== job 9815 ==
// alu16
module alu16(CK, reset, start, instruction, inputR1, inputR2, outputR, busy, done);
	input [15:0] inputR1, inputR2;
	input [2:0] instruction;
	input CK, reset, start;
	output[15:0] outputR;
	output busy;
	output done;
	reg  [2:0]  op;
	reg  [15:0] out5, out6;
	reg         finL;
	wire [3:0]  busyL;
	wire [3:0]  finU;
	wire        go;
	wire  [15:0] out, out1, out2, out3, out4, and_o, or_o;
	assign go = start & ~busy;
	adder add(
		.in1(inputR1),
		.in2(inputR2),
		.go(go & (instruction == 3'b000)),
		.CK(CK),
		.reset(reset),
		.out(out),
		.busy(busyL[0]),
		.fin(finU[0])
	);
	complent com(
		.in(inputR1),
		.go(go & (instruction == 3'b001)),
		.CK(CK),
		.reset(reset),
		.out(out1),
		.busy(busyL[1]),
		.fin(finU[1])
	);
	muler mul(
		.in1(inputR1),
		.in2(inputR2),
		.go(go & (instruction == 3'b010)),
		.CK(CK),
		.reset(reset),
		.out(out2),
		.busy(busyL[2]),
		.fin(finU[2])
	);
	diver div(
		.in1(inputR1),
		.in2(inputR2),
		.go(go & ((instruction == 3'b011) | (instruction == 3'b100))),
		.CK(CK),
		.reset(reset),
		.reminder(out3),
		.quotient(out4),
		.busy(busyL[3]),
		.fin(finU[3])
	);
	and16 and1(inputR1, inputR2, and_o);
	or16 or1(inputR1, inputR2, or_o);
	mux3to8 outp(
		.in(out),
		.in1(out1),
		.in2(out2),
		.in3(out3),
		.in4(out4),
		.in5(out5),
		.in6(out6),
		.in7(16'h0000),
		.select(op),
		.out(outputR)
	);
	always @(posedge CK) begin
		if(reset) begin
			finL <= 1'b0;
		end
		else begin
			finL <= go & ((instruction == 3'b101) | (instruction == 3'b110) | (instruction == 3'b111));
			if(go) begin
				op   <= instruction;
				out5 <= and_o;
				out6 <= or_o;
			end
		end
	end
	assign busy = busyL[0] | busyL[1] | busyL[2] | busyL[3];
	assign done = finL | finU[0] | finU[1] | finU[2] | finU[3];
endmodule
For scale: ~2600 cells after synthesis, ~56 I/O pins, roughly 20000 um2 of cells after synthesis.
export LEC_CHECK = 0
export ABC_AREA = 1
export CAP_MARGIN = 20
export CORE_MARGIN = 2
export CORE_UTILIZATION = 64
export CTS_CLUSTER_DIAMETER = 397
export CTS_CLUSTER_SIZE = 98
export PLACE_DENSITY = 0.35
export SLEW_MARGIN = 20
create_clock -name core_clock -period 4.09 [get_ports {CK}]
run.sh (not shown) runs the stock make flow with config.mk's settings and CLKGATE_MAP_FILE=.
Job 9815 never completed, since it errored out during global routing.
Changes in job 3882 relative to job 9815:
# job 9815
export LEC_CHECK = 0
export ABC_AREA = 1
export CAP_MARGIN = 20
export CORE_MARGIN = 2
export CORE_UTILIZATION = 64
export CTS_CLUSTER_DIAMETER = 397
export CTS_CLUSTER_SIZE = 98
export PLACE_DENSITY = 0.35
export SLEW_MARGIN = 20
create_clock -name core_clock -period 4.09 [get_ports {CK}]
# job 3882
export LEC_CHECK = 0
export CAP_MARGIN = 20
export CORE_MARGIN = 2
export CORE_UTILIZATION = 65
export SLEW_MARGIN = 20
create_clock -name core_clock -period 6.12 [get_ports {CK}]
Results
Across both runs, post-synthesis net count was lower for job 3882 than for job 9815.
The post-CTS setup-driven buffer insertion count of job 3882 exceeds that of job 9815 by about 90%.
Job 3882 against job 9815; synthesized instance count is down by more than a quarter.
Job 3882 completed end to end; final checks failed (setup timing).
Summary of job 3882 over job 9815: die size saw a decrease, fraction of the core area occupied by cells at floorplan shows an increase of 1.5 points.
Input-level comparison between job 3773 and job 3882:
# job 3882
export LEC_CHECK = 0
export CAP_MARGIN = 20
export CORE_MARGIN = 2
export CORE_UTILIZATION = 65
export SLEW_MARGIN = 20
create_clock -name core_clock -period 6.12 [get_ports {CK}]
# job 3773
export LEC_CHECK = 0
export CAP_MARGIN = 20
export CORE_MARGIN = 2
export CORE_UTILIZATION = 66
export SETUP_SLACK_MARGIN = -0.13
export SLEW_MARGIN = 20
create_clock -name core_clock -period 6.18 [get_ports {CK}]
--- outcome ---
As for a clean layout from job 3773 and job 3882, there is none.
Every stage of job 3773 finished as expected; the final checks, on the other hand, flagged setup timing, which means the layout fails.
Compared with job 3882, job 3773 shows a multi-input logic portion of the cell area that is 1.6 points higher.
Relative area change from synthesis to final layout: lower on job 3773
Non-clock buffer count, job 3773 vs job 3882: down by more than 10%
## Diff of input files: job 2181 against job 3773
# job 3773
export LEC_CHECK = 0
export CAP_MARGIN = 20
export CORE_MARGIN = 2
export CORE_UTILIZATION = 66
export SETUP_SLACK_MARGIN = -0.13
export SLEW_MARGIN = 20
create_clock -name core_clock -period 6.18 [get_ports {CK}]
# job 2181
export LEC_CHECK = 0
export CAP_MARGIN = 20
export CORE_MARGIN = 2
export CORE_UTILIZATION = 72
export CTS_CLUSTER_SIZE = 25
export PLACE_DENSITY = 0.65
export SLEW_MARGIN = 20
create_clock -name core_clock -period 6.12 [get_ports {CK}]
[summary]
| job 3773 | all stages done | FAIL | setup timing |. Stage in which a tool error killed job 2181: global routing. Horizontal die dimension of job 2181 falls short of that of job 3773 by a few percent. | full die area | higher: job 3773 |. Number of placed cells counting well taps sits lower in job 2181 than in job 3773. Area reported by Yosys stat delta (job 2181 -> job 3773): insignificant. Compared job 2181 vs job 3773, and die span in y is down in job 2181. Sum of net half-perimeters after detailed placement in job 2181 vs job 3773: up about 5%.
What job 7625 does differently from job 2181 at the input level:
# job 2181
export LEC_CHECK = 0
export CAP_MARGIN = 20
export CORE_MARGIN = 2
export CORE_UTILIZATION = 72
export CTS_CLUSTER_SIZE = 25
export PLACE_DENSITY = 0.65
export SLEW_MARGIN = 20
create_clock -name core_clock -period 6.12 [get_ports {CK}]
# job 7625
export LEC_CHECK = 0
export ABC_AREA = 1
export CAP_MARGIN = 20
export CORE_MARGIN = 2
export CORE_UTILIZATION = 58
export SLEW_MARGIN = 20
create_clock -name core_clock -period 4.09 [get_ports {CK}]
==> results <==
Job 7625 finished all stages; layout check result: FAIL, due to setup timing. Job 7625 — cell area after technology mapping 6.6% higher, job 2181 as reference. Job 2181 has a higher synthesized area per cell than job 7625. HPWL after detailed placement (job 7625 over job 2181): increase, 8.0 mm. NOTE overall die area job 2181->job 7625 increased by more than a quarter. Sort job 7625 and job 2181 by y dimension of the die, descending, and job 7625 comes first. Relative to job 2181, instance tally after logic synthesis increased by 666 in job 7625. Job 7625: number of buffers inserted to repair setup after CTS about 90% above job 2181. Area fraction in compound gates, job 7625 and job 2181: lower on job 7625.
What job 9697 does differently from job 7625 at the input level:
# job 7625
export LEC_CHECK = 0
export ABC_AREA = 1
export CAP_MARGIN = 20
export CORE_MARGIN = 2
export CORE_UTILIZATION = 58
export SLEW_MARGIN = 20
create_clock -name core_clock -period 4.09 [get_ports {CK}]
# job 9697
export LEC_CHECK = 0
export CAP_MARGIN = 20
export CORE_MARGIN = 2
export CORE_UTILIZATION = 40
export SLEW_MARGIN = 20
create_clock -name core_clock -period 7.37 [get_ports {CK}]
Results
The final layout from job 9697, which completed every stage, passed the timing, DRC and antenna checks at the end of the flow. On total of cells resized after clock tree synthesis, the higher figure sits with job 7625, not job 9697. Job 7625 -> job 9697: count of port buffers added during placement delta 0, exact match. What job 7625 reported for synthesized cell count has to be multiplied by 0.74 to get the figure for job 9697. Job 9697 vs job 7625, number of buffers created by CTS went up by 1. Delta (job 9697 minus job 7625): sum of routed wire length over all layers now sits lower, power went down by 0.0084 W, post-synthesis share of cell area spent on and-or and or-and gates increased 5.2 points.
No activity file was given, so power comes from the tool's default toggle rates.
